<file path="design/flow/config.mk">
export PLATFORM = sky130hd
export DESIGN_NAME = CPU
export DESIGN_NICKNAME = CPU
export VERILOG_FILES = /design/flow/design.v
export SDC_FILE = /design/flow/constraint.sdc
export NUM_CORES = 4
export LEC_CHECK = 0
export ABC_AREA = 1
export CAP_MARGIN = 20
export CORE_MARGIN = 2
export CORE_UTILIZATION = 72
export CTS_CLUSTER_SIZE = 75
export HOLD_SLACK_MARGIN = 0.29
export PLACE_DENSITY_LB_ADDON = 0.21
export SETUP_SLACK_MARGIN = -0.48
export SLEW_MARGIN = 20
</file>
<file path="design/flow/constraint.sdc">
create_clock -name core_clock -period 5.88 [get_ports {clk}]
set_input_delay 1.1760 -clock core_clock [delete_from_list [all_inputs] [get_ports {clk}]]
set_output_delay 1.1760 -clock core_clock [all_outputs]
set_load 0.01 [all_outputs]
</file>
<file path="design/flow/design.v">
module    Prgm_Counter(clk, reset, PCsrc, address, PCreg);
input                 PCsrc, clk, reset;
input         [8 : 0] address;
output    reg [7 : 0] PCreg;
wire          [7 : 0] temp;
assign    temp = PCreg + 1;
always@(posedge clk, negedge reset)
begin
    if (reset == 0) begin
        PCreg = 0;
	end
    else begin
        if (PCsrc == 1)
            PCreg = temp + address;
        else
            PCreg = temp;
    end
end
endmodule
module ALU (ALUselect, ALUin1, ALUin2, ALUout);
    input		[3  : 0]	ALUselect;
    input		[15 : 0]	ALUin1, ALUin2;
    output	reg	[15 : 0]	ALUout;
    always@(*) 
    begin 
		if  (ALUselect == 0 || ALUselect == 5 || ALUselect == 7 || ALUselect == 8)
			ALUout = ALUin1 + ALUin2;
		else if (ALUselect == 1) 
			ALUout = ALUin1 << ALUin2;
		else if  (ALUselect == 2) 
			ALUout = ALUin1 >> ALUin2;
		else if (ALUselect == 3)
			ALUout = ALUin1 | ALUin2;
		else  if (ALUselect == 4)
			ALUout = ALUin1 & ALUin2;
		else if (ALUselect == 6)
			ALUout = ALUin2;
		else
			ALUout = 0;
    end
endmodule
module Control_Unit(clk, reset, inst_in, opCode, dst, src1, src2, shamt, iconst, jconst, regWrite, memWrite, PCsrc, memtoReg, ALUsrc);
input					clk, reset;
input		[15 : 0]	inst_in;
output		[3  : 0]	opCode;
output		[5  : 0]	iconst; 
output		[8  : 0]	jconst;
output		[2  : 0]	dst, src1, src2, shamt;
output	reg				regWrite, memWrite, PCsrc, memtoReg;  
output	reg	[1  : 0]	ALUsrc;  
assign	opCode	=	inst_in	[3  :  0];
assign	dst		=	inst_in	[6  :  4];
assign	src1	=	inst_in	[9  :  7];
assign	src2	=	inst_in	[12 : 10];
assign	shamt	=	inst_in	[15 : 13];
assign	iconst	=	inst_in	[15 : 10];
assign	jconst	=	inst_in	[12 :  4];
always@(*) begin
    if (reset == 0) begin
        regWrite	= 0;
        memWrite	= 0;
        PCsrc		= 0;
        memtoReg	= 0;
		ALUsrc		= 0;
    end  
    else begin  
        if (opCode < 4'b 1000)
            regWrite = 1'b 1;
        else
            regWrite = 1'b 0;
        if (opCode == 4'b 1000)
            memWrite = 1'b 1;
        else
            memWrite = 1'b 0;
        if (opCode == 4'b 1001)
            PCsrc = 1'b 1;
        else
            PCsrc = 1'b 0;
        if (opCode == 4'b 0111)
            memtoReg = 1'b 1;
        else
            memtoReg = 1'b 0;   
		if (opCode == 4'b 0101 || opCode == 4'b 0110 || opCode == 4'b 0111 || opCode == 4'b 1000)
			ALUsrc = 2'b 01;
		else if (opCode == 4'b 0001 || opCode == 4'b 0010)
			ALUsrc = 2'b 10;
		else
			ALUsrc = 2'b 00;
    end  
end
endmodule
module DataPath (clk, reset, ALUselect, dst, src1, src2, shamt, iconst, regWrite, memtoReg, memWrite, ALUsrc, reg0, reg1, reg2, reg3, reg4, reg5, reg6, reg7, dataMemValue0, dataMemValue1, dataMemValue2, dataMemValue3, dataMemValue4, dataMemValue5, dataMemValue6, dataMemValue7, ALUout, ALUin1, ALUin2, regDataIn);
output		[15 : 0]	reg0, reg1, reg2, reg3, reg4, reg5, reg6, reg7, dataMemValue0, dataMemValue1, dataMemValue2, dataMemValue3, dataMemValue4, dataMemValue5, dataMemValue6, dataMemValue7, ALUout, ALUin1;
output reg	[15 : 0]	ALUin2;
output reg	[15 : 0]	regDataIn;
input					clk, reset, regWrite, memtoReg, memWrite;
input		[1  : 0]	ALUsrc;
input		[2  : 0]	dst, src1, src2, shamt;
input  		[3  : 0]	ALUselect;
input		[5  : 0]	iconst;
reg			[127 : 0]	regFile;
reg			[511 : 0]	dataMem;
localparam	[511 : 0]	DMEM_RESET = {
	{19{16'd0}},
	16'b 0100, 16'b 0011, 16'b 0010, 16'b 0001, 16'b 0101,	 
	16'b 0101, 16'b 1100, 16'b 1000, 16'b 0011,				 
	16'b 0110, 16'b 0001, 16'b 0010, 16'b 0100				 
};
wire		[15 : 0]	nextData;
wire		[15 : 0]	memReadData;
wire		[15 : 0]	dstData;
wire					memInRange;
assign ALUin1	=	regFile[16*src1 +: 16];
assign dstData	=	regFile[16*dst +: 16];
ALU		DP1	(ALUselect, ALUin1, ALUin2, ALUout);
assign	  reg0 = regFile[  0 +: 16];
assign	  reg1 = regFile[ 16 +: 16];
assign    reg2 = regFile[ 32 +: 16];
assign    reg3 = regFile[ 48 +: 16];
assign    reg4 = regFile[ 64 +: 16];
assign    reg5 = regFile[ 80 +: 16];
assign    reg6 = regFile[ 96 +: 16];
assign    reg7 = regFile[112 +: 16];
assign	  dataMemValue0  = dataMem[  0 +: 16];
assign	  dataMemValue1  = dataMem[ 16 +: 16];
assign    dataMemValue2  = dataMem[ 32 +: 16];
assign    dataMemValue3  = dataMem[ 48 +: 16];
assign    dataMemValue4  = dataMem[ 64 +: 16];
assign    dataMemValue5  = dataMem[ 80 +: 16];
assign    dataMemValue6  = dataMem[ 96 +: 16];
assign    dataMemValue7  = dataMem[112 +: 16];
assign memInRange	=	(ALUout[15 : 5] == 11'd0);
assign memReadData	=	memInRange ? dataMem[16*ALUout[4 : 0] +: 16] : 16'd0;
assign nextData		=	(memtoReg == 1) ? memReadData : ALUout;
always@(posedge clk, negedge reset)
begin
	if (reset == 0) begin
		regFile	<=	128'd0;
		dataMem	<=	DMEM_RESET;
	end  
	else begin
		if (regWrite == 1)
			regFile[16*dst +: 16]			<=	nextData;
		if (memWrite == 1 && memInRange)
			dataMem[16*ALUout[4 : 0] +: 16]	<=	dstData;
	end  
end  
always@(posedge clk)
begin
	if (reset == 1)
		regDataIn	<=	nextData;
end
always@(*)
begin
	if (ALUsrc == 0)
		ALUin2	=	regFile[16*src2 +: 16];
	else if (ALUsrc == 1)
		ALUin2 = {10'd0, iconst};
	else if (ALUsrc == 2)
		ALUin2 = {13'd0, shamt};
	else
		ALUin2 = 16'd0;
end
endmodule
module	CPU(clk, reset, instr, pc, reg0, reg1, reg2, reg3, reg4, reg5, reg6, reg7, dataMemValue0, dataMemValue1, dataMemValue2, dataMemValue3, dataMemValue4, dataMemValue5, dataMemValue6, dataMemValue7, ALUout, ALUin1, ALUin2, regDataIn);
output	[15 : 0]	reg0, reg1, reg2, reg3, reg4, reg5, reg6, reg7, dataMemValue0, dataMemValue1, dataMemValue2, dataMemValue3, dataMemValue4, dataMemValue5, dataMemValue6, dataMemValue7, ALUout, ALUin1, ALUin2, regDataIn;
input				clk, reset;
input	[15 : 0]	instr;
output	[7  : 0]	pc;
wire	[7  : 0]	prgm_cntr;
wire 				PCsrc, regWrite, memWrite, memtoReg;
wire	[1  : 0]	ALUsrc;
wire 	[3  : 0]	opCode;
wire	[2	: 0]	dst, src1, src2, shamt;
wire	[5  : 0]	iconst;
wire	[8  : 0]	jconst;
assign pc		=	prgm_cntr;
Prgm_Counter	C1	(clk, reset, PCsrc, jconst, prgm_cntr);
Control_Unit	C2	(clk, reset, instr, opCode, dst, src1, src2, shamt, iconst, jconst, regWrite, memWrite, PCsrc, memtoReg, ALUsrc);
DataPath		C3	(clk, reset, opCode, dst, src1, src2, shamt, iconst, regWrite, memtoReg, memWrite, ALUsrc, reg0, reg1, reg2, reg3, reg4, reg5, reg6, reg7, dataMemValue0, dataMemValue1, dataMemValue2, dataMemValue3, dataMemValue4, dataMemValue5, dataMemValue6, dataMemValue7, ALUout, ALUin1, ALUin2, regDataIn);
endmodule
</file>
<file path="design/flow/run.sh">
#!/bin/bash
# the make line also repeats each setting of config.mk as NAME=value (left out here)
make -C /OpenROAD-flow-scripts/flow DESIGN_CONFIG=/design/flow/config.mk WORK_HOME=/design/flow/orfs CLKGATE_MAP_FILE= finish
</file>
==> out/qor.log, run 1 <==
[run_status] status stopped before the end
[run_status] halt point of the flow 5_1_grt
[placed_design] post-DP HPWL 113 mm
[synth] average size of a mapped cell 6.97 um^2
[synth] most common cell in the synthesized netlist nand2_1
[floorplanning] die outline area 59,100 um^2
[floorplanning] DIE WIDTH 243 um
[floorplanning] initial cell density of the core 72.9%
[cts] CTS Root Buffer Type clkbuf_16
[floorplanning] cell row count 87
[synth] Main synth FF type dfrtp_1
[synth] total cells reported by yosys after synthesis 5,912
[synth] top cell type by total area after synthesis dfrtp_1
[synth] sequential area share after synthesis 40.6%
[synth] Yosys Chip Area 41,200 um^2
[synth] fraction of registers with async set/reset 97.6%
[synth] Post-synth EDFFs 16
[placed_design] final weighted congestion in routability-driven placement 1.01
[synth] Adder Share, Synth 1.49%
[floorplanning] height of the die 243 um
[cts] total clock buffers created by CTS 69
[floorplanning] core box area 56,500 um^2
[cts] number of levels the H-tree was split into 3
[placed_design] Port-buffer cells 345
[placed_design] Cells after DPL 6,956
[synth] Mapped Area 41,200 um^2
[synth] fraction of synthesized area in multiplexers 0%
[synth] total of flip-flops plus latches after synthesis 664
[cts] Clock Sink Count 664
[synth] most used standard cells in the synthesized netlist 1,441 x nand2_1, 907 x nand3_1, 873 x inv_1, 629 x dfrtp_1, 349 x o21ai_0
[placed_design] minimum setup slack after placement -0.906 ns
[synth] number of distinct standard cells referenced by the synthesized netlist 58
[synth] main combinational cell family by area after synthesis simple AND/OR/NAND/NOR gates
[cts] buffers inserted during post-CTS setup optimization 0
[synth] xor and xnor fraction of the mapped netlist area 0.319%
[synth] total number of yosys warnings 4
[synth] ranking of synthesized cells by area dfrtp_1 38%, nand2_1 13%, nand3_1 11%
[floorplanning] count of boundary I/O pins 346
[synth] Basic Gates by Area 29.3%
[cts] Longest Clk Path Bufs 3
[synth] complex-gate fraction of the synthesized area 13.1%
[synth] number of cells produced by synthesis 5,912
[synth] Synth top area share 38.2%
[synth] net count entering floorplan 5,978
==> timing repair <==
action	in CTS
endpoints found under the setup margin	5
hold buffers	0
pin swaps	1
gates resized	12
==> per-stage QoR <==
step                      hold slack (ns)  cell area [um^2]  utilization, %  power [mW]
after floorplan                     0.444             41200               -        7.77
after global placement              0.458             47200            83.5        10.3
after detailed placement            0.469             47200            83.6        10.5
after CTS                           0.496             49600            87.9        15.4
==> run 2: changes to the inputs <==
ABC_AREA = default   (was 1)
CTS_CLUSTER_SIZE = 36   (was 75)
HOLD_SLACK_MARGIN = default   (was 0.29)
clock period = 6.39 ns   (was 5.88 ns; I/O delays follow)
==> out/qor.log, run 2 <==
[synth] ranking of synthesized cells by area dfrtp_1 41%, mux2_2 8.5%, mux2_1 7.5%
[synth] Basic Gates by Area 13.0%
[synth] total cells reported by yosys after synthesis 3,662
[synth] total of flip-flops plus latches after synthesis 664
[synth] number of cells produced by synthesis 3,662
[floorplanning] height of the die 235 um
[run_status] halt point of the flow 5_1_grt
[global_route] total global routing overflow 7
[cts] Longest Clk Path Bufs 3
[cts] total clock buffers created by CTS 68
[synth] Adder Share, Synth 1.60%
[floorplanning] cell row count 84
[synth] Post-synth EDFFs 16
[cts] number of levels the H-tree was split into 3
[floorplanning] die outline area 55,400 um^2
[run_status] error that ended the run [ERROR GRT-0232] Routing congestion too high. Check the congestion heatmap in the GUI.
[run_status] status stopped before the end
[floorplanning] initial cell density of the core 73.0%
[floorplanning] count of boundary I/O pins 346
[synth] main combinational cell family by area after synthesis multiplexers
[synth] xor and xnor fraction of the mapped netlist area 0.659%
[floorplanning] core box area 52,800 um^2
[synth] number of distinct standard cells referenced by the synthesized netlist 108
[synth] fraction of registers with async set/reset 97.6%
[global_route] Tot GR Track Use 80.5%
[placed_design] post-DP HPWL 107 mm
[placed_design] final weighted congestion in routability-driven placement 1.24
[synth] fraction of synthesized area in multiplexers 22.8%
[synth] Main synth FF type dfrtp_1
[placed_design] Port-buffer cells 345
[synth] Mapped Area 38,500 um^2
[cts] Clock Sink Count 664
[synth] average size of a mapped cell 10.5 um^2
[synth] sequential area share after synthesis 43.4%
[synth] net count entering floorplan 3,728
[synth] Yosys Chip Area 38,500 um^2
[synth] top cell type by total area after synthesis dfrtp_1
[synth] complex-gate fraction of the synthesized area 11.6%
[synth] Synth top area share 40.8%
[cts] CTS Root Buffer Type clkbuf_16
[floorplanning] DIE WIDTH 235 um
[synth] most common cell in the synthesized netlist dfrtp_1
[synth] total number of yosys warnings 4
[synth] most used standard cells in the synthesized netlist 629 x dfrtp_1, 591 x nand2_1, 291 x mux2_2, 258 x mux2_1, 175 x buf_4
==> run 2: repair_timing <==
item	in CTS
resized	26
hold buffers	0
endpoints found under the setup margin	346
pin swaps	4
setup buffers	5
==> run 2: through the flow <==
| stage | worst slack, ns | cell area (um^2) | std cells | hold WS (ns) | power, mW |
|---|---|---|---|---|---|
| 4_1_cts | -0.483 | 47400 | 4916 | 0.492 | 12.5 |
| 3_5_place_dp | -1.03 | 45000 | 4790 | 0.475 | 8.32 |
| 3_3_place_gp | -0.626 | 45000 | 4790 | 0.467 | 8.14 |
| 2_1_floorplan | -0.448 | 38600 | 3662 | 0.457 | 6.44 |
==> run 2: layer usage <==
| metal | track usage, % | GRT overflow |
|---|---|---|
| met1 | 78.8 | 1 |
| met2 | 91.3 | 3 |
| met3 | 73.2 | 1 |
| met4 | 78.8 | 2 |
| met5 | 57.2 | 0 |
==> run 3: changes to the inputs <==
CORE_UTILIZATION = 58   (was 72)
CTS_CLUSTER_SIZE = default   (was 36)
PLACE_DENSITY_LB_ADDON = default   (was 0.21)
SETUP_SLACK_MARGIN = 1.04   (was -0.48)
clock period = 4.04 ns   (was 6.39 ns; I/O delays follow)
==> out/qor.log, run 3 <==
[synth] ranking of synthesized cells by area dfrtp_1 41%, mux2_2 8.5%, mux2_1 7.5%
[synth] main combinational cell family by area after synthesis multiplexers
[cts] Longest Clk Path Bufs 3
[synth] most common cell in the synthesized netlist dfrtp_1
[synth] xor and xnor fraction of the mapped netlist area 0.659%
[synth] fraction of registers with async set/reset 97.6%
[cts] Clock Sink Count 664
[cts] total clock buffers created by CTS 72
[global_route] Tot GR Track Use 81.2%
[floorplanning] initial cell density of the core 58.6%
[cts] number of levels the H-tree was split into 3
[placed_design] minimum setup slack after placement -2.73 ns
[synth] top cell type by total area after synthesis dfrtp_1
[synth] fraction of synthesized area in multiplexers 22.8%
[placed_design] post-DP HPWL 126 mm
[synth] most used standard cells in the synthesized netlist 629 x dfrtp_1, 591 x nand2_1, 291 x mux2_2, 258 x mux2_1, 175 x buf_4
[synth] net count entering floorplan 3,728
[placed_design] Port-buffer cells 345
[floorplanning] count of boundary I/O pins 346
[floorplanning] core box area 65,700 um^2
[run_status] halt point of the flow 5_1_grt
[synth] sequential area share after synthesis 43.4%
[synth] Adder Share, Synth 1.60%
[synth] complex-gate fraction of the synthesized area 11.6%
[synth] Yosys Chip Area 38,500 um^2
[synth] Synth top area share 40.8%
[synth] average size of a mapped cell 10.5 um^2
[synth] number of cells produced by synthesis 3,662
[synth] Basic Gates by Area 13.0%
[synth] total number of yosys warnings 4
[synth] Mapped Area 38,500 um^2
[run_status] error that ended the run [ERROR GRT-0232] Routing congestion too high. Check the congestion heatmap in the GUI.
[synth] total of flip-flops plus latches after synthesis 664
[synth] Main synth FF type dfrtp_1
[floorplanning] DIE WIDTH 262 um
[synth] total cells reported by yosys after synthesis 3,662
[placed_design] final weighted congestion in routability-driven placement 1.12
[floorplanning] cell row count 94
[synth] number of distinct standard cells referenced by the synthesized netlist 108
[floorplanning] die outline area 68,500 um^2
[cts] CTS Root Buffer Type clkbuf_16
[run_status] status stopped before the end
[global_route] total global routing overflow 152
[synth] Post-synth EDFFs 16
[floorplanning] height of the die 262 um
==> run 3: routing by layer <==
layer | GRT usage (%) | GRT overflow
met1 | 83.1 | 5
met2 | 91.8 | 62
met3 | 72.0 | 8
met4 | 77.0 | 77
met5 | 46.0 | 0
==> run 3: metrics by stage <==
step,power [mW],area (um^2),hold WS [ns],instances
floorplan,10.2,39300,0.457,3662
global placement,13.9,47900,0.466,5264
detailed placement,14.1,47900,0.476,5264
CTS,21.7,52700,0.157,5477
==> run 3: what timing repair did <==
action | in CTS
setup buffers | 70
hold buffers | 0
cloned | 11
pin swaps | 70
gates resized | 436
endpoints found under the setup margin | 888
==> run 4: changes to the inputs <==
ABC_AREA = 1   (was default)
CORE_UTILIZATION = 72   (was 58)
CTS_CLUSTER_DIAMETER = 389   (was default)
CTS_CLUSTER_SIZE = 100   (was default)
PLACE_DENSITY = 0.4   (was default)
SETUP_SLACK_MARGIN = 0.2   (was 1.04)
TNS_END_PERCENT = 10   (was default)
clock period = 2.36 ns   (was 4.04 ns; I/O delays follow)
==> out/qor.log, run 4 <==
[run_status] status stopped before the end
[run_status] halt point of the flow 5_1_grt
[run_status] error that ended the run [ERROR GRT-0116] Global routing finished with congestion. Check the congestion regions in the DRC Viewer.
[cts] Clock Sink Count 664
[synth] top cell type by total area after synthesis dfrtp_1
[synth] fraction of registers with async set/reset 97.6%
[floorplanning] die outline area 59,100 um^2
[cts] number of levels the H-tree was split into 1
[cts] total clock buffers created by CTS 10
[synth] sequential area share after synthesis 40.6%
[synth] main combinational cell family by area after synthesis simple AND/OR/NAND/NOR gates
[placed_design] Port-buffer cells 345
[synth] xor and xnor fraction of the mapped netlist area 0.319%
[placed_design] final weighted congestion in routability-driven placement 1.12
[synth] number of cells produced by synthesis 5,912
[floorplanning] initial cell density of the core 72.9%
[floorplanning] cell row count 87
[synth] Adder Share, Synth 1.49%
[synth] Mapped Area 41,200 um^2
[synth] total cells reported by yosys after synthesis 5,912
[synth] fraction of synthesized area in multiplexers 0%
[global_route] Tot GR Track Use 86.0%
[synth] Main synth FF type dfrtp_1
[synth] net count entering floorplan 5,978
[global_route] total global routing overflow 44
[synth] Yosys Chip Area 41,200 um^2
[synth] number of distinct standard cells referenced by the synthesized netlist 58
[floorplanning] count of boundary I/O pins 346
[synth] complex-gate fraction of the synthesized area 13.1%
[floorplanning] core box area 56,500 um^2
[synth] most used standard cells in the synthesized netlist 1,441 x nand2_1, 907 x nand3_1, 873 x inv_1, 629 x dfrtp_1, 349 x o21ai_0
[synth] most common cell in the synthesized netlist nand2_1
[synth] average size of a mapped cell 6.97 um^2
[floorplanning] height of the die 243 um
[synth] total number of yosys warnings 4
[synth] ranking of synthesized cells by area dfrtp_1 38%, nand2_1 13%, nand3_1 11%
[placed_design] post-DP HPWL 127 mm
[synth] Post-synth EDFFs 16
[cts] Longest Clk Path Bufs 3
[synth] Synth top area share 38.2%
[cts] CTS Root Buffer Type clkbuf_16
[synth] total of flip-flops plus latches after synthesis 664
[floorplanning] DIE WIDTH 243 um
[synth] Basic Gates by Area 29.3%
-- run 4: routing by layer --
layer	global-route usage, %	overflow
met1	85.3	1
met2	96.5	16
met3	78.3	9
met4	84.8	16
met5	53.8	2
-- run 4: metrics by stage --
step / util, % / hold WS [ns] / instance area [um^2] / cells / setup slack (ns)
floorplan: - / 0.176 / 41400 / 5912 / -2.75
detailed placement: 89.3 / 0.471 / 50400 / 7308 / -3.65
CTS: 92.8 / 0.234 / 52400 / 7389 / -2.30
global placement: 89.3 / 0.458 / 50400 / 7308 / -3.30
-- run 4: repair_timing --
item                                   in CTS
pin swaps                                  56
hold buffers                                1
endpoints found under the hold margin      35
setup endpoints to repair                 999
gates resized                             313
setup buffers                              47
cloned                                     17
==> run 5: changes to the inputs <==
CORE_ASPECT_RATIO = 0.5   (was default)
CORE_UTILIZATION = 69   (was 72)
CTS_CLUSTER_DIAMETER = 358   (was 389)
CTS_CLUSTER_SIZE = 99   (was 100)
PLACE_DENSITY = 0.42   (was 0.4)
SETUP_SLACK_MARGIN = 1.08   (was 0.2)
clock period = 3.78 ns   (was 2.36 ns; I/O delays follow)
==> out/qor.log, run 5 <==
[run_status] status stopped before the end
[run_status] halt point of the flow 5_1_grt
[run_status] error that ended the run [ERROR GRT-0232] Routing congestion too high. Check the congestion heatmap in the GUI.
[synth] total of flip-flops plus latches after synthesis 664
[synth] top cell type by total area after synthesis dfrtp_1
[synth] Synth top area share 38.2%
[cts] CTS Root Buffer Type clkbuf_16
[placed_design] final weighted congestion in routability-driven placement 1.18
[synth] total cells reported by yosys after synthesis 5,912
[synth] main combinational cell family by area after synthesis simple AND/OR/NAND/NOR gates
[synth] number of cells produced by synthesis 5,912
[synth] average size of a mapped cell 6.97 um^2
[floorplanning] initial cell density of the core 69.7%
[synth] Main synth FF type dfrtp_1
[floorplanning] DIE WIDTH 350 um
[global_route] total global routing overflow 69
[placed_design] Port-buffer cells 345
[synth] most used standard cells in the synthesized netlist 1,441 x nand2_1, 907 x nand3_1, 873 x inv_1, 629 x dfrtp_1, 349 x o21ai_0
[synth] net count entering floorplan 5,978
[placed_design] Cells after DPL 7,250
[cts] total clock buffers created by CTS 10
[global_route] Tot GR Track Use 82.7%
[floorplanning] cell row count 63
[synth] number of distinct standard cells referenced by the synthesized netlist 58
[synth] ranking of synthesized cells by area dfrtp_1 38%, nand2_1 13%, nand3_1 11%
[synth] sequential area share after synthesis 40.6%
[placed_design] post-DP HPWL 119 mm
[synth] fraction of synthesized area in multiplexers 0%
[floorplanning] height of the die 177 um
[floorplanning] count of boundary I/O pins 346
[floorplanning] core box area 59,100 um^2
[floorplanning] die outline area 61,800 um^2
[synth] Basic Gates by Area 29.3%
[synth] Yosys Chip Area 41,200 um^2
[cts] Longest Clk Path Bufs 3
[placed_design] minimum setup slack after placement -2.48 ns
[synth] Post-synth EDFFs 16
[synth] most common cell in the synthesized netlist nand2_1
[synth] Mapped Area 41,200 um^2
[synth] complex-gate fraction of the synthesized area 13.1%
[cts] number of levels the H-tree was split into 1
[cts] CTS Hold Buffers Added 0
[synth] fraction of registers with async set/reset 97.6%
[cts] Clock Sink Count 664
[synth] total number of yosys warnings 4
[synth] Adder Share, Synth 1.49%
[synth] xor and xnor fraction of the mapped netlist area 0.319%
==> run 5: stage by stage <==
stage | TNS (ns) | cell area (um^2)
4_1_cts | -483.82 | 52000
3_5_place_dp | -1528.16 | 49400
3_3_place_gp | -1406.39 | 49400
2_1_floorplan | -908.28 | 41400
==> run 5: what timing repair did <==
action,4_1_cts
endpoints found under the setup margin,757
gates cloned,10
endpoints found under the hold margin,0
pin swaps,117
gates resized,474
buffers inserted,86
==> run 5: routing by layer <==
| layer | GRT usage (%) | GRT overflow |
|---|---|---|
| met3 | 72.6 | 7 |
| met4 | 79.8 | 34 |
| met5 | 59.0 | 1 |
| met1 | 82.8 | 1 |
| met2 | 94.4 | 26 |
==> run 6: changes to the inputs <==
ABC_AREA = default   (was 1)
CAP_MARGIN = 15   (was 20)
CORE_ASPECT_RATIO = default   (was 0.5)
CORE_UTILIZATION = 60   (was 69)
CTS_CLUSTER_DIAMETER = default   (was 358)
CTS_CLUSTER_SIZE = default   (was 99)
GPL_ROUTABILITY_DRIVEN = 0   (was default)
MAX_ROUTING_LAYER = met5   (was default)
PLACE_DENSITY = default   (was 0.42)
PLACE_DENSITY_LB_ADDON = 0.21   (was default)
SETUP_SLACK_MARGIN = default   (was 1.08)
TNS_END_PERCENT = 100   (was 10)
clock period = 12.0 ns   (was 3.78 ns; I/O delays follow)
==> out/qor.log, run 6 <==
[routing] total wirelength of the detailed-routed design 133 mm
[power] Max IR drop VDD 0.104 mV
[timing] total setup violations reported at the end of the flow 0
[synth] total of flip-flops plus latches after synthesis 664
[setup_path] crit path launch type input port
[cts] number of levels the H-tree was split into 3
[synth] sequential area share after synthesis 43.4%
[cts] clock latency reported for the late side of the worst-skew pair 0.63 ns
[timing] Max Fclk 0.0918 GHz
[power] leakage dissipation 19.9 nW
[synth] xor and xnor fraction of the mapped netlist area 0.659%
[synth] complex-gate fraction of the synthesized area 11.6%
[synth] average size of a mapped cell 10.5 um^2
[global_route] first-pass GRT wire length 199 mm
[floorplanning] core box area 63,300 um^2
[setup_path] depth of the worst register-to-register path 19
[setup_path] Max FO, Critical Path 19
[setup_path] critical path endpoint ALUout[12]
[timing] Relative slew margins 14.6%
[power] Power Clock 2.32 mW
[synth] net count entering floorplan 3,728
[floorplanning] height of the die 257 um
[setup_path] worst r2r src C3.regFile[121]$_DFFE_PN0P_
[routing] Final ANT Viol Nets 0
[synth] number of distinct standard cells referenced by the synthesized netlist 108
[finish] Post-Layout Cell Count 4,656
[global_route] Tot GR Track Use 39.7%
[synth] top cell type by total area after synthesis dfrtp_1
[setup_path] path type of the worst setup path in -> out
[cts] clock edge transition at the registers on the reported setup and hold paths 0.06 ns
[cts] CTS Root Buffer Type clkbuf_16
[timing] Least-Margin Pin Slew 1.27 ns
[timing] final critical-path share of the clock period 90.7%
[routing] 1st-iter DRT viols 4,693
[synth] most common cell in the synthesized netlist dfrtp_1
[setup_path] critical path depth 16
[power] Max power group sequential cells
[setup_path] CP Capture Type output port
[timing] number of max-slew violations in the final report 0
[synth] Adder Share, Synth 1.60%
[timing] RSZ-0062 raised after global routing no
[run_status] status complete, no violations
[cts] post-cts repair resize count 0
[synth] fraction of registers with async set/reset 97.6%
[synth] total number of yosys warnings 4
[synth] main combinational cell family by area after synthesis multiplexers
[global_route] number of global-route vias before repair 30,800
[min_path] type of the worst min-delay path reg -> reg
[placed_design] Cells after DPL 4,521
[floorplanning] count of boundary I/O pins 346
[power] share of total power in combinational logic 25.8%
[power] share of total power in sequential cells 38.5%
[power] proportion of power drawn by the clock network 35.7%
[synth] Main synth FF type dfrtp_1
[power] Pwr Density 148 nW/um^2
[cts] Longest Clk Path Bufs 3
[timing] final hold viol count 0
[synth] Basic Gates by Area 13.0%
[finish] Filler cells 4,709
[floorplanning] die outline area 66,300 um^2
[setup_path] buffer and inverter count on the worst path 2
[cts] total clock buffers created by CTS 72
[finish] Layout Nets 3,816
[placed_design] Port-buffer cells 345
[cts] CTS Hold Buffers Added 0
[routing] DRC violations left 0
[setup_path] data required time at the worst endpoint 9.60 ns
[synth] Mapped Area 38,500 um^2
[power] Seq. pwr 2.50 mW
[setup_path] worst stage delay on the critical path 0.90 ns
[routing] 1st-pass router iterations 9
[placed_design] post-DP HPWL 91.2 mm
[min_path] start point of the worst min-delay path C3.dataMem[410]$_DFFE_PN0P_
[synth] total cells reported by yosys after synthesis 3,662
[power] net switching component of the power 2.17 mW
[setup_path] Worst EP arrival 8.49 ns
[job] tool warnings 49
[synth] ranking of synthesized cells by area dfrtp_1 41%, mux2_2 8.5%, mux2_1 7.5%
[global_route] total global routing overflow 0
[setup_path] delay-heaviest family, CP AND-OR/OR-AND gates
[finish] relative area change from synthesis to final layout 13.6%
[synth] Post-synth EDFFs 16
[setup_path] Most common cell on crit path clkdlybuf4s50_1
[cts] TritonCTS clock tree done
[min_path] end of the worst hold path C3.dataMem[410]$_DFFE_PN0P_
[power] switching part of the total power 33.5%
[routing] total number of vias 32,000
[power] combinational-cell power consumption 1.67 mW
[synth] Synth top area share 40.8%
[floorplanning] initial cell density of the core 60.9%
[cts] Clock Sink Count 664
[routing] wire length per cell after detailed routing 28.6 um
[setup_path] critical register-to-register path endpoint C3.dataMem[266]$_DFFE_PN0P_
[global_route] largest net degree at the start of global routing 142
[cts] buffers inserted during post-CTS setup optimization 0
[setup_path] Critical Path, Cell by Cell clkdlybuf4s50_1 -> nand2_1 -> o22ai_2 -> a2bb2oi_4 -> nor2_4 -> ha_1 -> fa_1 -> a21o_1 -> a21oi_1 -> o21ai_0 -> nor3b_1 -> o31ai_1 -> xnor2_1 -> nor2_1 -> o211ai_1 -> clkdlybuf4s50_1
[timing] worst clock skew 0.0344 ns
[power] Int Power 4.32 mW
[floorplanning] DIE WIDTH 257 um
[setup_path] critical path's slowest cell o211ai_1
[synth] number of cells produced by synthesis 3,662
[setup_path] crit path from instr[11]
[synth] Yosys Chip Area 38,500 um^2
[job] total of max-cap violations 0
[min_path] worst hold stages 1
[synth] most used standard cells in the synthesized netlist 629 x dfrtp_1, 591 x nand2_1, 291 x mux2_2, 258 x mux2_1, 175 x buf_4
[synth] fraction of synthesized area in multiplexers 22.8%
[global_route] number of antenna violations at the first check in global routing 4
[timing] minimum clock period after layout 10.89 ns
[timing] setup TNS after final layout 0 ns
[setup_path] worst-case register-to-register setup slack 3.79 ns
[routing] per-cell via count in the routed design 6.88
[floorplanning] cell row count 92
run 6: layout make-up:
class	count	area, um^2	area share, %
Sequential cell	664	16700	38.2
Tap cell	846	1060	2.42
Multi-Input combinational cell	2528	19200	43.9
Antenna cell	2	5.00	0.0114
Timing Repair Buffer	420	4050	9.25
Clock buffer	108	2150	4.91
Inverter	64	246	0.563
Clock inverter	24	328	0.749
run 6: stage by stage:
stage / power [mW] / utilization [%] / hold WS (ns) / worst slack, ns / cell area (um^2)
after detailed placement: 4.14 / 65.1 / 0.475 / 1.28 / 41200
after CTS: 6.43 / 69.0 / 0.487 / 1.28 / 43700
after global placement: 4.12 / 65.1 / 0.466 / 1.33 / 41200
after floorplan: 3.43 / - / 0.457 / 3.14 / 38500
after global routing: 6.68 / 69.1 / 0.501 / 0.919 / 43800
final: 6.49 / 69.1 / 0.484 / 1.11 / 43800
run 6: routing by layer:
layer	vias up	part of all wire [%]	global-route usage, %	wire, um
li1	13300	-	-	-
met1	15900	37	51.7	49200
met2	2276	45	60.4	59300
met3	543	11	9.57	15000
met4	2	7.3	23.9	9750
met5	-	0.0068	0	9
==> run 7: changes to the inputs <==
ABC_AREA = 1   (was default)
CAP_MARGIN = 10   (was 15)
CELL_PAD_IN_SITES_GLOBAL_PLACEMENT = 1   (was default)
CORE_ASPECT_RATIO = 1.57   (was default)
CORE_UTILIZATION = 16   (was 60)
GPL_ROUTABILITY_DRIVEN = default   (was 0)
HOLD_SLACK_MARGIN = 0.27   (was default)
MAX_ROUTING_LAYER = met4   (was met5)
MIN_ROUTING_LAYER = met2   (was default)
PLACE_DENSITY_LB_ADDON = 0.27   (was 0.21)
SLEW_MARGIN = 30   (was 20)
TNS_END_PERCENT = 20   (was 100)
clock period = 8.85 ns   (was 12.0 ns; I/O delays follow)
==> out/qor.log, run 7 <==
[run_status] status complete, no violations
[power] proportion of power drawn by the clock network 32.1%
[synth] ranking of synthesized cells by area dfrtp_1 38%, nand2_1 13%, nand3_1 11%
[placed_design] post-DP HPWL 185 mm
[global_route] total global routing overflow 0
[cts] TritonCTS clock tree done
[setup_path] worst stage delay on the critical path 0.71 ns
[min_path] start point of the worst min-delay path C3.dataMem[177]$_DFFE_PN1P_
[cts] CTS Hold Buffers Added 0
[synth] total number of yosys warnings 4
[job] total of max-cap violations 0
[setup_path] critical path depth 18
[cts] total clock buffers created by CTS 79
[finish] relative area change from synthesis to final layout 24.6%
[timing] total setup violations reported at the end of the flow 0
[power] net switching component of the power 4.94 mW
[timing] number of max-slew violations in the final report 0
[setup_path] crit path launch type input port
[synth] fraction of registers with async set/reset 97.6%
[timing] final critical-path share of the clock period 95.9%
[min_path] end of the worst hold path C3.dataMem[177]$_DFFE_PN1P_
[power] share of total power in combinational logic 34.8%
[power] Seq. pwr 3.73 mW
[timing] RSZ-0062 raised after global routing no
[timing] Relative slew margins 28.9%
[min_path] type of the worst min-delay path reg -> reg
[setup_path] depth of the worst register-to-register path 33
[timing] Worst Hold Slack 0.479 ns
[floorplanning] count of boundary I/O pins 346
[cts] number of levels the H-tree was split into 3
[power] Max power group combinational logic
[routing] DRC violations left 0
[setup_path] Worst EP arrival 6.72 ns
[routing] per-cell via count in the routed design 6.07
[finish] Layout Nets 6,125
[timing] final hold viol count 0
[synth] main combinational cell family by area after synthesis simple AND/OR/NAND/NOR gates
[power] combinational-cell power consumption 3.92 mW
[setup_path] Critical Path, Cell by Cell clkdlybuf4s50_1 -> buf_4 -> inv_2 -> buf_12 -> a21oi_1 -> o21ai_0 -> nand2_1 -> nand2_1 -> nand2_1 -> ha_1 -> inv_1 -> nor3_1 -> nand2_1 -> o21ai_0 -> xor2_1 -> nand2_1 -> o2111ai_1 -> clkdlybuf4s50_1
[timing] worst clock skew 0.0351 ns
[setup_path] delay-heaviest family, CP buffers and inverters
[synth] net count entering floorplan 5,978
[cts] Longest Clk Path Bufs 3
[synth] Post-synth EDFFs 16
[synth] number of cells produced by synthesis 5,912
[synth] Main synth FF type dfrtp_1
[synth] Synth top area share 38.2%
[placed_design] Area after DPL 48,600 um^2
[synth] most common cell in the synthesized netlist nand2_1
[global_route] Tot GR Track Use 30.7%
[synth] total of flip-flops plus latches after synthesis 664
[setup_path] crit path from instr[8]
[floorplanning] height of the die 640 um
[power] switching part of the total power 43.8%
[placed_design] Port-buffer cells 345
[setup_path] Most common cell on crit path nand2_1
[timing] Max Fclk 0.118 GHz
[synth] total cells reported by yosys after synthesis 5,912
[synth] Adder Share, Synth 1.49%
[routing] Final ANT Viol Nets 0
[power] share of total power in sequential cells 33.2%
[floorplanning] initial cell density of the core 16.1%
[floorplanning] DIE WIDTH 409 um
[synth] number of distinct standard cells referenced by the synthesized netlist 58
[setup_path] CP Capture Type output port
[global_route] first-pass GRT wire length 351 mm
[floorplanning] cell row count 233
[routing] 1st-iter DRT viols 11,700
[synth] Mapped Area 41,200 um^2
[synth] complex-gate fraction of the synthesized area 13.1%
[synth] most used standard cells in the synthesized netlist 1,441 x nand2_1, 907 x nand3_1, 873 x inv_1, 629 x dfrtp_1, 349 x o21ai_0
[timing] setup TNS after final layout 0 ns
[timing] Least-Margin Pin Slew 1.06 ns
[cts] clock edge transition at the registers on the reported setup and hold paths 0.06 ns
[power] Pwr Density 219 nW/um^2
[power] leakage dissipation 23.4 nW
[global_route] largest net degree at the start of global routing 160
[cts] CTS Root Buffer Type clkbuf_16
[routing] total number of vias 58,000
[synth] sequential area share after synthesis 40.6%
[cts] clock latency reported for the late side of the worst-skew pair 0.71 ns
[cts] Clock Sink Count 664
[placed_design] Cells after DPL 9,384
[global_route] number of antenna violations at the first check in global routing 1
[synth] Yosys Chip Area 41,200 um^2
[synth] top cell type by total area after synthesis dfrtp_1
[cts] buffers inserted during post-CTS setup optimization 0
[global_route] number of global-route vias before repair 60,500
[floorplanning] core box area 256,000 um^2
[routing] total wirelength of the detailed-routed design 262 mm
[routing] wire length per cell after detailed routing 27.4 um
[synth] xor and xnor fraction of the mapped netlist area 0.319%
[setup_path] worst-case register-to-register setup slack 2.16 ns
[placed_design] final weighted congestion in routability-driven placement 1.07
[power] Max IR drop VDD 0.158 mV
[synth] Basic Gates by Area 29.3%
[floorplanning] die outline area 262,000 um^2
[min_path] worst hold stages 2
[synth] fraction of synthesized area in multiplexers 0%
[setup_path] path type of the worst setup path in -> out
[synth] average size of a mapped cell 6.97 um^2
[setup_path] critical path endpoint ALUout[15]
[setup_path] Max FO, Critical Path 18
[setup_path] buffer and inverter count on the worst path 6
[setup_path] worst r2r src C3.regFile[64]$_DFFE_PN0P_
[finish] Post-Layout Inst Area 51,300 um^2
[power] Power Clock 3.61 mW
[finish] Post-Layout Cell Count 9,566
[routing] 1st-pass router iterations 40
[job] tool warnings 52
[setup_path] data required time at the worst endpoint 7.08 ns
[power] Int Power 6.33 mW
[timing] minimum clock period after layout 8.49 ns
[setup_path] critical register-to-register path endpoint C3.regFile[110]$_DFFE_PN0P_
[cts] post-cts repair resize count 0
[setup_path] critical path's slowest cell clkdlybuf4s50_1
[run 7: layer usage]
metal	up-vias	track usage [%]	routed length (um)
met1	19700	-	0
met2	17600	36.5	130000
met4	0	9.20	29600
li1	18900	-	-
met3	1900	36.1	103000
met5	-	-	0
[run 7: stage by stage]
stage,util (%),total power [mW],worst slack [ns]
3_5_place_dp,19.0,7.50,0.321
3_3_place_gp,18.9,7.53,0.342
6_report,20.0,11.3,0.361
5_1_grt,20.0,11.6,0.0480
4_1_cts,20.0,11.1,0.314
2_1_floorplan,-,5.16,1.79
[run 7: final cells by class]
cell class                 instances  area, um^2
antenna                           36        90.1
clock buffer                     124        2390
multi-input combinational       3815       18400
inverter                         919        3470
sequential                       664       16700
tap                             3407        4260
clock inverter                    21         256
timing repair buffer             580        5740
fill                           29100      205000
==> run 8: changes to the inputs <==
CAP_MARGIN = 20   (was 10)
CELL_PAD_IN_SITES_GLOBAL_PLACEMENT = default   (was 1)
CORE_ASPECT_RATIO = default   (was 1.57)
CORE_UTILIZATION = 72   (was 16)
CTS_CLUSTER_SIZE = 36   (was default)
HOLD_SLACK_MARGIN = 0.29   (was 0.27)
MAX_ROUTING_LAYER = default   (was met4)
MIN_ROUTING_LAYER = default   (was met2)
PLACE_DENSITY_LB_ADDON = 0.03   (was 0.27)
SETUP_SLACK_MARGIN = 1.44   (was default)
SLEW_MARGIN = 20   (was 30)
TNS_END_PERCENT = default   (was 20)
clock period = 4.99 ns   (was 8.85 ns; I/O delays follow)
==> out/qor.log, run 8 <==
[synth] Main synth FF type dfrtp_1
[run_status] status stopped before the end
[synth] fraction of registers with async set/reset 97.6%
[placed_design] post-DP HPWL 111 mm
[synth] average size of a mapped cell 6.97 um^2
[synth] number of distinct standard cells referenced by the synthesized netlist 58
[synth] sequential area share after synthesis 40.6%
[cts] CTS Hold Buffers Added 0
[placed_design] Area after DPL 47,800 um^2
[synth] Mapped Area 41,200 um^2
[synth] ranking of synthesized cells by area dfrtp_1 38%, nand2_1 13%, nand3_1 11%
[synth] net count entering floorplan 5,978
[synth] Yosys Chip Area 41,200 um^2
[placed_design] Port-buffer cells 345
[global_route] Tot GR Track Use 85.5%
[synth] xor and xnor fraction of the mapped netlist area 0.319%
[cts] Clock Sink Count 664
[floorplanning] cell row count 87
[synth] most common cell in the synthesized netlist nand2_1
[synth] total number of yosys warnings 4
[global_route] total global routing overflow 47
[synth] fraction of synthesized area in multiplexers 0%
[cts] number of levels the H-tree was split into 3
[cts] total clock buffers created by CTS 70
[cts] CTS Root Buffer Type clkbuf_16
[synth] Post-synth EDFFs 16
[synth] Basic Gates by Area 29.3%
[floorplanning] initial cell density of the core 72.9%
[floorplanning] DIE WIDTH 243 um
[floorplanning] core box area 56,500 um^2
[synth] main combinational cell family by area after synthesis simple AND/OR/NAND/NOR gates
[placed_design] final weighted congestion in routability-driven placement 1.09
[floorplanning] die outline area 59,100 um^2
[synth] number of cells produced by synthesis 5,912
[synth] total cells reported by yosys after synthesis 5,912
[floorplanning] count of boundary I/O pins 346
[floorplanning] height of the die 243 um
[run_status] error that ended the run [ERROR GRT-0116] Global routing finished with congestion. Check the congestion regions in the DRC Viewer.
[synth] complex-gate fraction of the synthesized area 13.1%
[run_status] halt point of the flow 5_1_grt
[synth] top cell type by total area after synthesis dfrtp_1
[synth] Adder Share, Synth 1.49%
[synth] Synth top area share 38.2%
[placed_design] Cells after DPL 6,997
[synth] most used standard cells in the synthesized netlist 1,441 x nand2_1, 907 x nand3_1, 873 x inv_1, 629 x dfrtp_1, 349 x o21ai_0
[cts] Longest Clk Path Bufs 3
[synth] total of flip-flops plus latches after synthesis 664
==> run 8: per-stage QoR <==
step	total power [mW]	setup slack (ns)	util, %	hold WS [ns]
global placement	12.2	-1.21	84.7	0.459
detailed placement	12.4	-1.44	84.7	0.465
CTS	18.5	0.0140	93.3	0.478
floorplan	9.20	-0.648	-	0.444
==> run 8: what timing repair did <==
item                                   CTS
setup buffers                           76
pin swaps                               86
setup endpoints to repair              704
endpoints found under the hold margin    0
resized                                461
gates cloned                            19
==> run 8: metal layers <==
| metal | GRT overflow | track usage, % |
|---|---|---|
| met5 | 0 | 58.3 |
| met4 | 24 | 82.1 |
| met3 | 5 | 77.8 |
| met2 | 17 | 96.3 |
| met1 | 1 | 85.1 |
==> run 9: changes to the inputs <==
ABC_AREA = default   (was 1)
CAP_MARGIN = 35   (was 20)
CORE_ASPECT_RATIO = 0.97   (was default)
CORE_UTILIZATION = 56   (was 72)
CTS_CLUSTER_DIAMETER = 327   (was default)
CTS_CLUSTER_SIZE = default   (was 36)
GPL_ROUTABILITY_DRIVEN = 1   (was default)
HOLD_SLACK_MARGIN = -0.03   (was 0.29)
MAX_ROUTING_LAYER = met4   (was default)
PLACE_DENSITY = 0.53   (was default)
PLACE_DENSITY_LB_ADDON = default   (was 0.03)
SETUP_SLACK_MARGIN = -0.25   (was 1.44)
SLEW_MARGIN = 40   (was 20)
TNS_END_PERCENT = 90   (was default)
clock period = 3.87 ns   (was 4.99 ns; I/O delays follow)
==> out/qor.log, run 9 <==
[run_status] status stopped before the end
[run_status] halt point of the flow 5_1_grt
[synth] total of flip-flops plus latches after synthesis 664
[floorplanning] height of the die 262 um
[synth] total number of yosys warnings 4
[placed_design] Cells after DPL 5,320
[placed_design] final weighted congestion in routability-driven placement 1.11
[synth] Main synth FF type dfrtp_1
[synth] complex-gate fraction of the synthesized area 11.6%
[synth] net count entering floorplan 3,728
[floorplanning] die outline area 70,900 um^2
[synth] main combinational cell family by area after synthesis multiplexers
[cts] CTS Root Buffer Type clkbuf_16
[synth] Yosys Chip Area 38,500 um^2
[cts] Longest Clk Path Bufs 3
[floorplanning] core box area 68,000 um^2
[synth] xor and xnor fraction of the mapped netlist area 0.659%
[cts] number of levels the H-tree was split into 3
[floorplanning] initial cell density of the core 56.7%
[synth] Adder Share, Synth 1.60%
[synth] Mapped Area 38,500 um^2
[floorplanning] DIE WIDTH 270 um
[placed_design] Port-buffer cells 345
[synth] number of cells produced by synthesis 3,662
[cts] total clock buffers created by CTS 72
[synth] fraction of registers with async set/reset 97.6%
[floorplanning] count of boundary I/O pins 346
[synth] number of distinct standard cells referenced by the synthesized netlist 108
[cts] Clock Sink Count 664
[synth] top cell type by total area after synthesis dfrtp_1
[synth] fraction of synthesized area in multiplexers 22.8%
[synth] Post-synth EDFFs 16
[cts] CTS Hold Buffers Added 0
[synth] most common cell in the synthesized netlist dfrtp_1
[placed_design] minimum setup slack after placement -2.98 ns
[synth] Synth top area share 40.8%
[synth] total cells reported by yosys after synthesis 3,662
[synth] sequential area share after synthesis 43.4%
[floorplanning] cell row count 94
[synth] most used standard cells in the synthesized netlist 629 x dfrtp_1, 591 x nand2_1, 291 x mux2_2, 258 x mux2_1, 175 x buf_4
[synth] ranking of synthesized cells by area dfrtp_1 41%, mux2_2 8.5%, mux2_1 7.5%
[placed_design] post-DP HPWL 129 mm
[synth] average size of a mapped cell 10.5 um^2
[synth] Basic Gates by Area 13.0%
==> run 9: metrics by stage <==
stage	area, um^2	hold slack [ns]
floorplan	39300	0.457
global placement	48000	0.466
detailed placement	48100	0.475
CTS	52700	0.107
==> run 9: what timing repair did <==
| action | CTS |
|---|---|
| endpoints found under the setup margin | 682 |
| cloned | 14 |
| setup buffers | 63 |
| gates resized | 376 |
| pin swaps | 58 |
==> run 10: changes to the inputs <==
CAP_MARGIN = 20   (was 35)
CORE_ASPECT_RATIO = default   (was 0.97)
CORE_UTILIZATION = 58   (was 56)
CTS_CLUSTER_DIAMETER = default   (was 327)
GPL_ROUTABILITY_DRIVEN = default   (was 1)
HOLD_SLACK_MARGIN = default   (was -0.03)
MAX_ROUTING_LAYER = default   (was met4)
PLACE_DENSITY = default   (was 0.53)
SETUP_SLACK_MARGIN = -0.39   (was -0.25)
SLEW_MARGIN = 20   (was 40)
TNS_END_PERCENT = default   (was 90)
clock period = 5.26 ns   (was 3.87 ns; I/O delays follow)
==> out/qor.log, run 10 <==
[run_status] status complete, but fails checks
[run_status] layout check faults setup timing
[power] Pwr Density 330 nW/um^2
[routing] total wirelength of the detailed-routed design 202 mm
[timing] setup TNS after final layout -303.10 ns
[setup_path] buffer and inverter count on the worst path 11
[power] net switching component of the power 6.39 mW
[finish] Post-Layout Inst Area 52,000 um^2
[synth] most used standard cells in the synthesized netlist 629 x dfrtp_1, 591 x nand2_1, 291 x mux2_2, 258 x mux2_1, 175 x buf_4
[synth] Main synth FF type dfrtp_1
[synth] Basic Gates by Area 13.0%
[floorplanning] cell row count 94
[synth] Mapped Area 38,500 um^2
[setup_path] depth of the worst register-to-register path 28
[power] Max IR drop VDD 0.428 mV
[routing] per-cell via count in the routed design 7.47
[routing] metal1 wirelength 64.6 mm
[synth] top cell type by total area after synthesis dfrtp_1
[finish] Filler cells 3,655
[floorplanning] height of the die 262 um
[global_route] first-pass GRT wire length 268 mm
[min_path] type of the worst min-delay path reg -> reg
[setup_path] path type of the worst setup path in -> reg
[timing] final hold viol count 0
[routing] DRC violations left 0
[setup_path] critical register-to-register path endpoint C3.regFile[62]$_DFFE_PN0P_
[synth] Yosys Chip Area 38,500 um^2
[min_path] worst hold stages 1
[synth] sequential area share after synthesis 43.4%
[finish] relative area change from synthesis to final layout 35.0%
[global_route] number of global-route vias before repair 38,500
[power] proportion of power drawn by the clock network 32.6%
[power] combinational-cell power consumption 5.93 mW
[routing] highest metal layer used by the detailed router met5
[placed_design] minimum setup slack after placement -1.91 ns
[cts] Clock Sink Count 664
[power] Seq. pwr 5.64 mW
[setup_path] crit path launch type input port
[power] Int Power 10.8 mW
[routing] 1st-iter DRT viols 7,292
[synth] average size of a mapped cell 10.5 um^2
[min_path] end of the worst hold path C3.dataMem[287]$_DFFE_PN0P_
[timing] worst clock skew 0.0877 ns
[setup_path] worst-case register-to-register setup slack -0.66 ns
[timing] number of max-slew violations in the final report 0
[timing] Relative slew margins 27.8%
[timing] Max Fclk 0.161 GHz
[global_route] Tot GR Track Use 53.9%
[setup_path] delay-heaviest family, CP simple AND/OR/NAND/NOR gates
[cts] CTS Hold Buffers Added 0
[cts] clock edge transition at the registers on the reported setup and hold paths 0.07 ns
[synth] total cells reported by yosys after synthesis 3,662
[power] share of total power in combinational logic 34.6%
[placed_design] post-DP HPWL 122 mm
[floorplanning] count of boundary I/O pins 346
[setup_path] critical path endpoint C3.regDataIn[14]$_DFFE_PP_
[finish] share of the core filled with cells 79.1%
[placed_design] Area after DPL 47,400 um^2
[job] tool warnings 57
[global_route] largest net degree at the start of global routing 204
[setup_path] crit path from instr[1]
[power] Max power group combinational logic
[timing] total setup violations reported at the end of the flow 672
[global_route] number of antenna violations at the first check in global routing 20
[power] share of total power in sequential cells 32.8%
[synth] main combinational cell family by area after synthesis multiplexers
[synth] number of distinct standard cells referenced by the synthesized netlist 108
[synth] total number of yosys warnings 4
[global_route] total global routing overflow 0
[power] switching part of the total power 37.2%
[timing] crit path setup slack, layout -0.957 ns
[cts] TritonCTS clock tree done
[synth] complex-gate fraction of the synthesized area 11.6%
[floorplanning] DIE WIDTH 262 um
[routing] detailed-routed wire length on met3 33.6 mm
[routing] wire length per cell after detailed routing 37.5 um
[synth] net count entering floorplan 3,728
[power] total power 17.2 mW
[timing] RSZ-0062 raised after global routing yes
[synth] fraction of synthesized area in multiplexers 22.8%
[synth] Adder Share, Synth 1.60%
[synth] Synth top area share 40.8%
[synth] total of flip-flops plus latches after synthesis 664
[setup_path] critical path's slowest cell or4b_4
[synth] fraction of registers with async set/reset 97.6%
[floorplanning] die outline area 68,500 um^2
[timing] Least-Margin Pin Slew 1.08 ns
[synth] Post-synth EDFFs 16
[cts] clock latency reported for the late side of the worst-skew pair 0.70 ns
[routing] Met2 Routed Length 80.8 mm
[timing] final critical-path share of the clock period 118%
[cts] Longest Clk Path Bufs 3
[setup_path] worst stage delay on the critical path 0.59 ns
[setup_path] critical path depth 25
[placed_design] Port-buffer cells 345
[routing] Final ANT Viol Nets 0
[synth] xor and xnor fraction of the mapped netlist area 0.659%
[setup_path] CP Capture Type flop
[synth] number of cells produced by synthesis 3,662
[setup_path] Max FO, Critical Path 31
[placed_design] final weighted congestion in routability-driven placement 1.07
[cts] number of levels the H-tree was split into 3
[min_path] start point of the worst min-delay path C3.dataMem[287]$_DFFE_PN0P_
[routing] total number of vias 40,300
[setup_path] Worst EP arrival 6.64 ns
[power] leakage dissipation 24.4 nW
[synth] ranking of synthesized cells by area dfrtp_1 41%, mux2_2 8.5%, mux2_1 7.5%
[finish] Layout Nets 4,522
[routing] 1st-pass router iterations 10
[cts] CTS Root Buffer Type clkbuf_16
[floorplanning] initial cell density of the core 58.6%
[setup_path] worst r2r src C3.regFile[97]$_DFFE_PN0P_
[power] Power Clock 5.59 mW
[setup_path] Most common cell on crit path buf_4
[floorplanning] core box area 65,700 um^2
[cts] total clock buffers created by CTS 72
[timing] minimum clock period after layout 6.22 ns
[synth] most common cell in the synthesized netlist dfrtp_1
[setup_path] data required time at the worst endpoint 5.68 ns
[job] total of max-cap violations 0
==> run 10: stage by stage <==
step,hold WS [ns],std cells
2_1_floorplan,0.457,3662
3_3_place_gp,0.467,5192
3_5_place_dp,0.474,5192
4_1_cts,0.494,5351
5_1_grt,0.519,5383
6_report,0.503,5389
==> run 10: cell type report <==
| type | instances | area, um^2 | area share, % |
|---|---|---|---|
| antenna | 10 | 25.0 | 0.0481 |
| clock buffer | 98 | 2010 | 3.86 |
| clock inverter | 35 | 490 | 0.943 |
| inverter | 64 | 259 | 0.498 |
| multi-input combinational | 2529 | 20900 | 40.2 |
| sequential | 664 | 16700 | 32.1 |
| tap | 864 | 1080 | 2.08 |
| timing repair buffer | 1125 | 10500 | 20.2 |
==> run 10: what timing repair did <==
| item | CTS | global route |
|---|---|---|
| resized | 200 | 208 |
| cloned | 4 | 6 |
| setup buffers | 37 | 37 |
| endpoints found under the setup margin | 672 | 671 |
| pin swaps | 43 | 53 |
==> run 10: routing by layer <==
layer  GRT usage (%)  vias to the layer above
met5            1.04                        -
met4            41.4                       34
met3            20.0                     1745
met2            77.2                     4679
met1            66.0                    19100
li1                -                    14700
==> run 11: changes to the inputs <==
CELL_PAD_IN_SITES_GLOBAL_PLACEMENT = 0   (was default)
CORE_UTILIZATION = 68   (was 58)
CTS_CLUSTER_SIZE = 71   (was default)
GPL_TIMING_DRIVEN = 1   (was default)
MIN_ROUTING_LAYER = met2   (was default)
PLACE_DENSITY = 0.57   (was default)
SETUP_SLACK_MARGIN = 0.42   (was -0.39)
TNS_END_PERCENT = 70   (was default)
clock period = 8.61 ns   (was 5.26 ns; I/O delays follow)
==> out/qor.log, run 11 <==
[run_status] status stopped before the end
[run_status] halt point of the flow 5_1_grt
[run_status] error that ended the run [ERROR GRT-0116] Global routing finished with congestion. Check the congestion regions in the DRC Viewer.
[placed_design] minimum setup slack after placement -0.132 ns
[cts] Clock Sink Count 664
[synth] Mapped Area 38,500 um^2
[global_route] Tot GR Track Use 85.8%
[synth] Basic Gates by Area 13.0%
[synth] total cells reported by yosys after synthesis 3,662
[floorplanning] die outline area 58,600 um^2
[synth] ranking of synthesized cells by area dfrtp_1 41%, mux2_2 8.5%, mux2_1 7.5%
[cts] CTS Root Buffer Type clkbuf_16
[synth] most used standard cells in the synthesized netlist 629 x dfrtp_1, 591 x nand2_1, 291 x mux2_2, 258 x mux2_1, 175 x buf_4
[synth] xor and xnor fraction of the mapped netlist area 0.659%
[synth] Synth top area share 40.8%
[global_route] total global routing overflow 149
[cts] number of levels the H-tree was split into 3
[synth] number of cells produced by synthesis 3,662
[synth] top cell type by total area after synthesis dfrtp_1
[synth] fraction of synthesized area in multiplexers 22.8%
[synth] Main synth FF type dfrtp_1
[synth] average size of a mapped cell 10.5 um^2
[floorplanning] DIE WIDTH 242 um
[synth] main combinational cell family by area after synthesis multiplexers
[synth] number of distinct standard cells referenced by the synthesized netlist 108
[floorplanning] initial cell density of the core 68.6%
[cts] Longest Clk Path Bufs 3
[synth] fraction of registers with async set/reset 97.6%
[synth] complex-gate fraction of the synthesized area 11.6%
[floorplanning] core box area 56,200 um^2
[synth] Adder Share, Synth 1.60%
[placed_design] post-DP HPWL 105 mm
[synth] total number of yosys warnings 4
[floorplanning] height of the die 242 um
[synth] most common cell in the synthesized netlist dfrtp_1
[synth] Yosys Chip Area 38,500 um^2
[floorplanning] count of boundary I/O pins 346
[synth] Post-synth EDFFs 16
[synth] sequential area share after synthesis 43.4%
[floorplanning] cell row count 87
[synth] total of flip-flops plus latches after synthesis 664
[cts] total clock buffers created by CTS 69
[placed_design] final weighted congestion in routability-driven placement 1.29
[placed_design] Port-buffer cells 345
[synth] net count entering floorplan 3,728
[run 11: what timing repair did]
| action | 4_1_cts |
|---|---|
| hold buffers | 0 |
| pin swaps | 2 |
| buffers inserted | 5 |
| setup endpoints to repair | 24 |
| gates resized | 17 |
[run 11: per-stage QoR]
stage / cells / instance area [um^2] / hold WS, ns / power, mW / setup TNS [ns]
CTS: 4660 / 44700 / 0.489 / 9.18 / 0
detailed placement: 4539 / 42200 / 0.474 / 5.92 / -1.98
floorplan: 3662 / 38500 / 0.457 / 4.78 / 0
global placement: 4537 / 42100 / 0.466 / 5.83 / -3.00
[run 11: per-layer routing]
layer / overflow / track usage (%)
met5: 24 / 72.4
met4: 8 / 69.6
met3: 110 / 92.9
met2: 7 / 89.2
met1: - / -
==> run 12: changes to the inputs <==
CAP_MARGIN = 35   (was 20)
CELL_PAD_IN_SITES_GLOBAL_PLACEMENT = default   (was 0)
CORE_ASPECT_RATIO = 0.91   (was default)
CORE_UTILIZATION = 65   (was 68)
CTS_CLUSTER_DIAMETER = 33   (was default)
CTS_CLUSTER_SIZE = default   (was 71)
GPL_ROUTABILITY_DRIVEN = 1   (was default)
GPL_TIMING_DRIVEN = default   (was 1)
HOLD_SLACK_MARGIN = -0.03   (was default)
MAX_ROUTING_LAYER = met4   (was default)
MIN_ROUTING_LAYER = default   (was met2)
PLACE_DENSITY = default   (was 0.57)
SETUP_SLACK_MARGIN = -0.25   (was 0.42)
SLEW_MARGIN = 40   (was 20)
TNS_END_PERCENT = 15   (was 70)
clock period = 5.39 ns   (was 8.61 ns; I/O delays follow)
==> out/qor.log, run 12 <==
[synth] Synth top area share 40.8%
[synth] Adder Share, Synth 1.60%
[run_status] error that ended the run [ERROR GRT-0232] Routing congestion too high. Check the congestion heatmap in the GUI.
[run_status] status stopped before the end
[synth] average size of a mapped cell 10.5 um^2
[floorplanning] die outline area 61,300 um^2
[floorplanning] DIE WIDTH 259 um
[floorplanning] count of boundary I/O pins 346
[placed_design] post-DP HPWL 119 mm
[synth] total of flip-flops plus latches after synthesis 664
[cts] CTS Root Buffer Type clkbuf_16
[synth] net count entering floorplan 3,728
[synth] complex-gate fraction of the synthesized area 11.6%
[placed_design] final weighted congestion in routability-driven placement 1.09
[global_route] total global routing overflow 466
[floorplanning] core box area 58,900 um^2
[global_route] Tot GR Track Use 90.8%
[synth] most common cell in the synthesized netlist dfrtp_1
[synth] main combinational cell family by area after synthesis multiplexers
[synth] fraction of registers with async set/reset 97.6%
[synth] fraction of synthesized area in multiplexers 22.8%
[cts] Longest Clk Path Bufs 3
[floorplanning] height of the die 236 um
[synth] ranking of synthesized cells by area dfrtp_1 41%, mux2_2 8.5%, mux2_1 7.5%
[synth] total number of yosys warnings 4
[floorplanning] initial cell density of the core 65.4%
[synth] Yosys Chip Area 38,500 um^2
[cts] number of levels the H-tree was split into 3
[synth] Mapped Area 38,500 um^2
[synth] number of distinct standard cells referenced by the synthesized netlist 108
[synth] Post-synth EDFFs 16
[floorplanning] cell row count 85
[cts] total clock buffers created by CTS 105
[synth] Basic Gates by Area 13.0%
[synth] Main synth FF type dfrtp_1
[synth] top cell type by total area after synthesis dfrtp_1
[synth] total cells reported by yosys after synthesis 3,662
[synth] most used standard cells in the synthesized netlist 629 x dfrtp_1, 591 x nand2_1, 291 x mux2_2, 258 x mux2_1, 175 x buf_4
[cts] Clock Sink Count 664
[synth] sequential area share after synthesis 43.4%
[synth] xor and xnor fraction of the mapped netlist area 0.659%
[run_status] halt point of the flow 5_1_grt
[synth] number of cells produced by synthesis 3,662
[placed_design] Port-buffer cells 345
run 12: what timing repair did:
action	CTS
gates cloned	5
buffers inserted	46
gates resized	236
hold endpoints to repair	0
hold buffers	0
setup endpoints to repair	672
pin swaps	50
run 12: routing by layer:
| layer | overflow | GRT usage (%) |
|---|---|---|
| met1 | 41 | 90.8 |
| met4 | 163 | 86.7 |
| met2 | 210 | 97.8 |
| met5 | - | - |
| met3 | 52 | 84.0 |
run 12: through the flow:
stage / hold WS [ns] / TNS (ns) / instance area, um^2 / cells / worst slack (ns)
after floorplan: 0.457 / -553.65 / 38900 / 3662 / -1.02
after global placement: 0.466 / -1017.13 / 46700 / 5080 / -1.79
after CTS: 0.494 / -61.00 / 51800 / 5318 / -0.320
after detailed placement: 0.475 / -1063.48 / 46700 / 5080 / -1.81
==> run 13: changes to the inputs <==
CAP_MARGIN = 20   (was 35)
CORE_ASPECT_RATIO = default   (was 0.91)
CORE_UTILIZATION = 58   (was 65)
CTS_CLUSTER_DIAMETER = default   (was 33)
CTS_CLUSTER_SIZE = 38   (was default)
GPL_ROUTABILITY_DRIVEN = default   (was 1)
HOLD_SLACK_MARGIN = 0.3   (was -0.03)
MAX_ROUTING_LAYER = default   (was met4)
SETUP_SLACK_MARGIN = 1.09   (was -0.25)
SLEW_MARGIN = 20   (was 40)
TNS_END_PERCENT = default   (was 15)
clock period = 3.78 ns   (was 5.39 ns; I/O delays follow)
==> out/qor.log, run 13 <==
[run_status] status stopped before the end
[run_status] halt point of the flow 5_1_grt
[synth] total of flip-flops plus latches after synthesis 664
[cts] number of levels the H-tree was split into 3
[synth] main combinational cell family by area after synthesis multiplexers
[placed_design] Cells after DPL 5,270
[floorplanning] die outline area 68,500 um^2
[synth] Synth top area share 40.8%
[synth] total number of yosys warnings 4
[synth] total cells reported by yosys after synthesis 3,662
[synth] top cell type by total area after synthesis dfrtp_1
[synth] most used standard cells in the synthesized netlist 629 x dfrtp_1, 591 x nand2_1, 291 x mux2_2, 258 x mux2_1, 175 x buf_4
[cts] CTS Root Buffer Type clkbuf_16
[synth] fraction of synthesized area in multiplexers 22.8%
[synth] ranking of synthesized cells by area dfrtp_1 41%, mux2_2 8.5%, mux2_1 7.5%
[synth] complex-gate fraction of the synthesized area 11.6%
[floorplanning] DIE WIDTH 262 um
[placed_design] final weighted congestion in routability-driven placement 1.12
[synth] xor and xnor fraction of the mapped netlist area 0.659%
[cts] Clock Sink Count 664
[floorplanning] height of the die 262 um
[synth] average size of a mapped cell 10.5 um^2
[synth] number of cells produced by synthesis 3,662
[synth] sequential area share after synthesis 43.4%
[floorplanning] core box area 65,700 um^2
[synth] Adder Share, Synth 1.60%
[floorplanning] initial cell density of the core 58.6%
[floorplanning] count of boundary I/O pins 346
[placed_design] Port-buffer cells 345
[synth] net count entering floorplan 3,728
[placed_design] minimum setup slack after placement -3.26 ns
[synth] most common cell in the synthesized netlist dfrtp_1
[cts] Longest Clk Path Bufs 3
[synth] Post-synth EDFFs 16
[synth] number of distinct standard cells referenced by the synthesized netlist 108
[synth] Basic Gates by Area 13.0%
[placed_design] Area after DPL 48,000 um^2
[cts] total clock buffers created by CTS 69
[floorplanning] cell row count 94
[synth] Main synth FF type dfrtp_1
[synth] Mapped Area 38,500 um^2
[synth] Yosys Chip Area 38,500 um^2
[placed_design] post-DP HPWL 121 mm
[synth] fraction of registers with async set/reset 97.6%
==> run 13: repair_timing <==
action / in CTS
gates resized: 332
hold endpoints to repair: 34
buffers inserted: 69
gates cloned: 15
setup endpoints to repair: 1047
hold buffers: 2
pin swaps: 60
No activity file was given, so power comes from the tool's default toggle rates.
